==> run C: inputs <==
==> flow/design.v <==
    `timescale 1ns / 1ps
    module chip8_cpu (
        input wire clk,
        input wire reset,
        input wire [7:0] mem_data_in,
        input wire [15:0] key_pressed,
        output reg mem_read,
        output reg [11:0] mem_addr_out,
        output reg [7:0] mem_data_out,
        output reg mem_write
    );
        reg [11:0]    pc;
        reg [11:0]    I;
        reg [7:0]     V[0:15];
        reg [15:0]    opcode;
        reg [3:0]     state;
        reg [3:0]     pc_data;
        reg [11:0]    stack[0:15];
        reg [7:0]     opcode_fh;
        reg [7:0]     opcode_sh;
        reg [7:0]     delay_timer,sound_timer; 
        reg [20:0]    one_hz;
        reg [3:0]     i;
        reg [15:0]    lfsr;       
        reg [1:0]     bcd_step;   
        wire [7:0]    vx = V[opcode[11:8]];
        wire [7:0]    vy = V[opcode[7:4]];
        wire [8:0]    add_xy = {1'b0, vx} + {1'b0, vy};
        wire [7:0]    bcd_h = vx / 8'd100;
        wire [7:0]    bcd_t = (vx / 8'd10) % 8'd10;
        wire [7:0]    bcd_o = vx % 8'd10;
        reg  [3:0]    key_idx;
        integer       k;
        always @(*) begin
            key_idx = 4'd0;
            for (k = 15; k >= 0; k = k - 1)
                if (key_pressed[k]) key_idx = k[3:0];
        end
        localparam FETCH1 = 0;
        localparam FETCH1_WAIT = 1;
        localparam FETCH2 = 2;
        localparam FETCH2_WAIT = 3;
        localparam LASTFETCH = 4;
        localparam EXECUTE = 5;
        localparam LASTFETCH_WAIT = 6;
        localparam STORE = 7;
        localparam RETRIEVE = 8;
        localparam RETRIEVE_WAIT = 9;
        localparam RETRIEVE_WAIT2 = 10;
        localparam BCD = 11;
        localparam KEYWAIT = 12;
        always @(posedge clk or posedge reset) begin
            if(reset) begin
                pc <= 12'h200;
                state <= FETCH1;
                opcode <= 0;
                I <= 12'd0;
                opcode_fh <= 0;
                opcode_sh <= 0;
                mem_read <= 0;
                mem_write <= 0;
                delay_timer <= 0;
                pc_data <= 0;
                one_hz <= 0;
                sound_timer <= 0;
                lfsr <= 16'hACE1;
                bcd_step <= 0;
            end else begin
                if (one_hz == 833333) begin  
                    one_hz <= 0;
                    if (delay_timer > 0)
                        delay_timer <= delay_timer - 1;
                    if (sound_timer > 0)
                        sound_timer <= sound_timer - 1;
                end else begin
                    one_hz <= one_hz + 1;
                end
                mem_read <= 0;
                mem_write <= 0;
            case(state)
                FETCH1: begin
                    mem_addr_out <= pc;
                    mem_read <= 1;
                    state <= FETCH1_WAIT;
                end
                FETCH1_WAIT: begin
                    state <= FETCH2;
                end
                FETCH2: begin
                    opcode_fh <= mem_data_in;
                    mem_addr_out <= pc + 1;
                    mem_read <= 1;
                    state <= FETCH2_WAIT;
                end
                FETCH2_WAIT: begin
                    state <= LASTFETCH;
                end
                LASTFETCH: begin
                    opcode_sh <= mem_data_in;
                    state <= LASTFETCH_WAIT;
                end 
                LASTFETCH_WAIT: begin
                    opcode <= {opcode_fh, opcode_sh};
                    state <= EXECUTE;
                end
                EXECUTE: begin
                    pc <= pc + 2;
                    state <= FETCH1;
                    case(opcode[15:12])                     
                        4'h6: begin
                            V[opcode[11:8]] <= opcode[7:0];
                        end
                        4'h7: begin
                            V[opcode[11:8]] <= V[opcode[11:8]] + opcode[7:0];
                        end
                        4'h1: begin
                            pc <= opcode[11:0];
                        end 
                        4'h2: begin
                            stack[pc_data] <= pc + 2;
                            pc <= opcode[11:0];
                            pc_data <= pc_data + 1;
                        end
                        4'h9: begin
                            if (vx != vy)
                                pc <= pc + 4;
                        end
                        4'h5: begin
                            if (vx == vy)
                                pc <= pc + 4;
                        end
                        4'h3: begin
                            if (vx == opcode[7:0])
                                pc <= pc + 4;
                        end
                        4'h4: begin
                            if (vx != opcode[7:0])
                                pc <= pc + 4;
                        end
                        4'h8: begin
                            case(opcode[3:0])
                                4'h0: V[opcode[11:8]] <= vy;
                                4'h1: V[opcode[11:8]] <= vx | vy;
                                4'h2: V[opcode[11:8]] <= vx & vy;
                                4'h3: V[opcode[11:8]] <= vx ^ vy;
                                4'h4: begin
                                    V[opcode[11:8]] <= add_xy[7:0];
                                    V[15] <= {7'd0, add_xy[8]};
                                end
                                4'h5: begin
                                    V[opcode[11:8]] <= vx - vy;
                                    V[15] <= {7'd0, vx >= vy};
                                end
                                4'h6: begin
                                    V[opcode[11:8]] <= vx >> 1;
                                    V[15] <= {7'd0, vx[0]};
                                end 
                                4'h7: begin
                                    V[opcode[11:8]] <= vy - vx;
                                    V[15] <= {7'd0, vy >= vx};
                                end
                                4'hE: begin
                                    V[opcode[11:8]] <= vx << 1;
                                    V[15] <= {7'd0, vx[7]};
                                end
                                default: ;
                            endcase
                        end
                        4'hA: begin 
                            I <= opcode[11:0];
                        end
                        4'hB: begin
                            pc <= opcode[11:0] + {4'd0, V[0]};
                        end
                        4'hC: begin
                            V[opcode[11:8]] <= opcode[7:0] & lfsr[7:0];
                            lfsr <= {lfsr[14:0], lfsr[15] ^ lfsr[13] ^ lfsr[12] ^ lfsr[10]};
                        end
                        4'hE: begin
                            case(opcode[7:0])
                                8'h9E: begin
                                    if (key_pressed[vx[3:0]])
                                        pc <= pc + 4;
                                end
                                8'hA1: begin
                                    if (key_pressed[vx[3:0]] != 1)
                                        pc <= pc + 4;
                                end
                                default: ;
                            endcase        
                        end    
                        4'hF: begin
                            case(opcode[7:0])
                                8'h07: begin
                                    V[opcode[11:8]] <= delay_timer;
                                end
                                8'h0A: begin
                                    pc <= pc;
                                    state <= KEYWAIT;
                                end
                                8'h15: begin
                                    delay_timer <= V[opcode[11:8]];
                                end
                                8'h18: begin
                                    sound_timer <= V[opcode[11:8]];
                                end
                                8'h1E: begin
                                    I <= I + V[opcode[11:8]];
                                end
                                8'h29: begin
                                    I <= {8'd0, vx[3:0]} * 12'd5;
                                end
                                8'h33: begin
                                    pc <= pc;
                                    bcd_step <= 0;
                                    state <= BCD;
                                end
                                8'h55: begin
                                    pc <= pc;
                                    i <= 0;
                                    state <= STORE;
                                end
                                8'h65: begin
                                    pc <= pc;
                                    i <= 0;
                                    state <= RETRIEVE;
                                end 
                                default: ;
                            endcase
                        end
                        4'hD: begin    
                        end
                        4'h0: begin
                            if (opcode[11:0] == 12'h0EE) begin
                                pc <= stack[pc_data - 1];
                                pc_data <= pc_data - 1;
                            end
                        end
                        default: ;
                    endcase 
                end
                STORE: begin 
                    mem_addr_out <= I + i;
                    mem_data_out <= V[i];
                    mem_write <= 1;
                    if (i == opcode[11:8]) begin
                        pc <= pc + 2;
                        state <= FETCH1;
                    end else begin
                        i <= i+1;
                        state <= STORE;
                    end
                end
                RETRIEVE: begin
                    mem_addr_out <= I + i;
                    mem_read <= 1;
                    state <= RETRIEVE_WAIT;
                end
                RETRIEVE_WAIT: begin
                    state <= RETRIEVE_WAIT2;
                end
                RETRIEVE_WAIT2: begin
                  V[i] <= mem_data_in;
                  if (i == opcode[11:8]) begin
                      pc <= pc + 2;
                      state <= FETCH1;
                  end else begin
                      i <= i + 1;
                      state <= RETRIEVE;
                  end
                end
                BCD: begin
                    mem_addr_out <= I + bcd_step;
                    mem_data_out <= (bcd_step == 0) ? bcd_h : (bcd_step == 1) ? bcd_t : bcd_o;
                    mem_write <= 1;
                    if (bcd_step == 2) begin
                        pc <= pc + 2;
                        state <= FETCH1;
                    end else begin
                        bcd_step <= bcd_step + 1;
                    end
                end
                KEYWAIT: begin
                    if (key_pressed != 16'd0) begin
                        V[opcode[11:8]] <= {4'd0, key_idx};
                        pc <= pc + 2;
                        state <= FETCH1;
                    end
                end
                default: state <= FETCH1;
            endcase
          end
        end
    endmodule
==> flow/run.sh <==
#!/bin/bash
# the make line also repeats each setting of config.mk as NAME=value (left out here)
make -C /OpenROAD-flow-scripts/flow DESIGN_CONFIG=/design/flow/config.mk WORK_HOME=/design/flow/orfs CLKGATE_MAP_FILE= finish
==> flow/config.mk <==
export PLATFORM = sky130hd
export DESIGN_NAME = chip8_cpu
export DESIGN_NICKNAME = chip8_cpu
export VERILOG_FILES = /design/flow/design.v
export SDC_FILE = /design/flow/constraint.sdc
export NUM_CORES = 4
export LEC_CHECK = 0
export CAP_MARGIN = 20
export CORE_MARGIN = 2
export CORE_UTILIZATION = 40
export SLEW_MARGIN = 20
==> flow/constraint.sdc <==
create_clock -name core_clock -period 6.8 [get_ports {clk}]
set_input_delay 1.3600 -clock core_clock [delete_from_list [all_inputs] [get_ports {clk}]]
set_output_delay 1.3600 -clock core_clock [all_outputs]
set_load 0.01 [all_outputs]
==> inputs of run A, as changes to run C <==
--- a/flow/config.mk
+++ b/flow/config.mk
@@ -8,4 +8,6 @@
 export CAP_MARGIN = 20
 export CORE_MARGIN = 2
-export CORE_UTILIZATION = 40
+export CORE_UTILIZATION = 70
+export CTS_CLUSTER_SIZE = 24
+export SETUP_SLACK_MARGIN = -0.77
 export SLEW_MARGIN = 20
==> flow/constraint.sdc (replaced) <==
create_clock -name core_clock -period 8.07 [get_ports {clk}]
set_input_delay 1.6140 -clock core_clock [delete_from_list [all_inputs] [get_ports {clk}]]
set_output_delay 1.6140 -clock core_clock [all_outputs]
set_load 0.01 [all_outputs]
==> reports/summary.txt <==
status - complete, but fails checks
setup ws final - -3.16 ns
highest-delay cell along the critical path - or4_4
Routability Congestion - 1.00
violated checks - negative setup slack
Clock transition at path regs - 0.06 ns
Final Setup Violations - 8
Worst IR Drop VDD - 0.231 mV
GRT met1 Usage - 0.422
pre-CTS setup slack - -3.37 ns
clk_buf instances - 74
Slew HR - 0.233
The numbers above come from run C.

==> reports/summary.txt <==
Clock transition at path regs - 0.08 ns
Final Setup Violations - 8
clk_buf instances - 52
violated checks - negative setup slack
setup ws final - -2.57 ns
GRT met1 Usage - 0.665
status - complete, but fails checks
Routability Congestion - 1.07
The numbers above come from run A.

Power figures rest on the tool's default switching activity, not on a simulated workload.
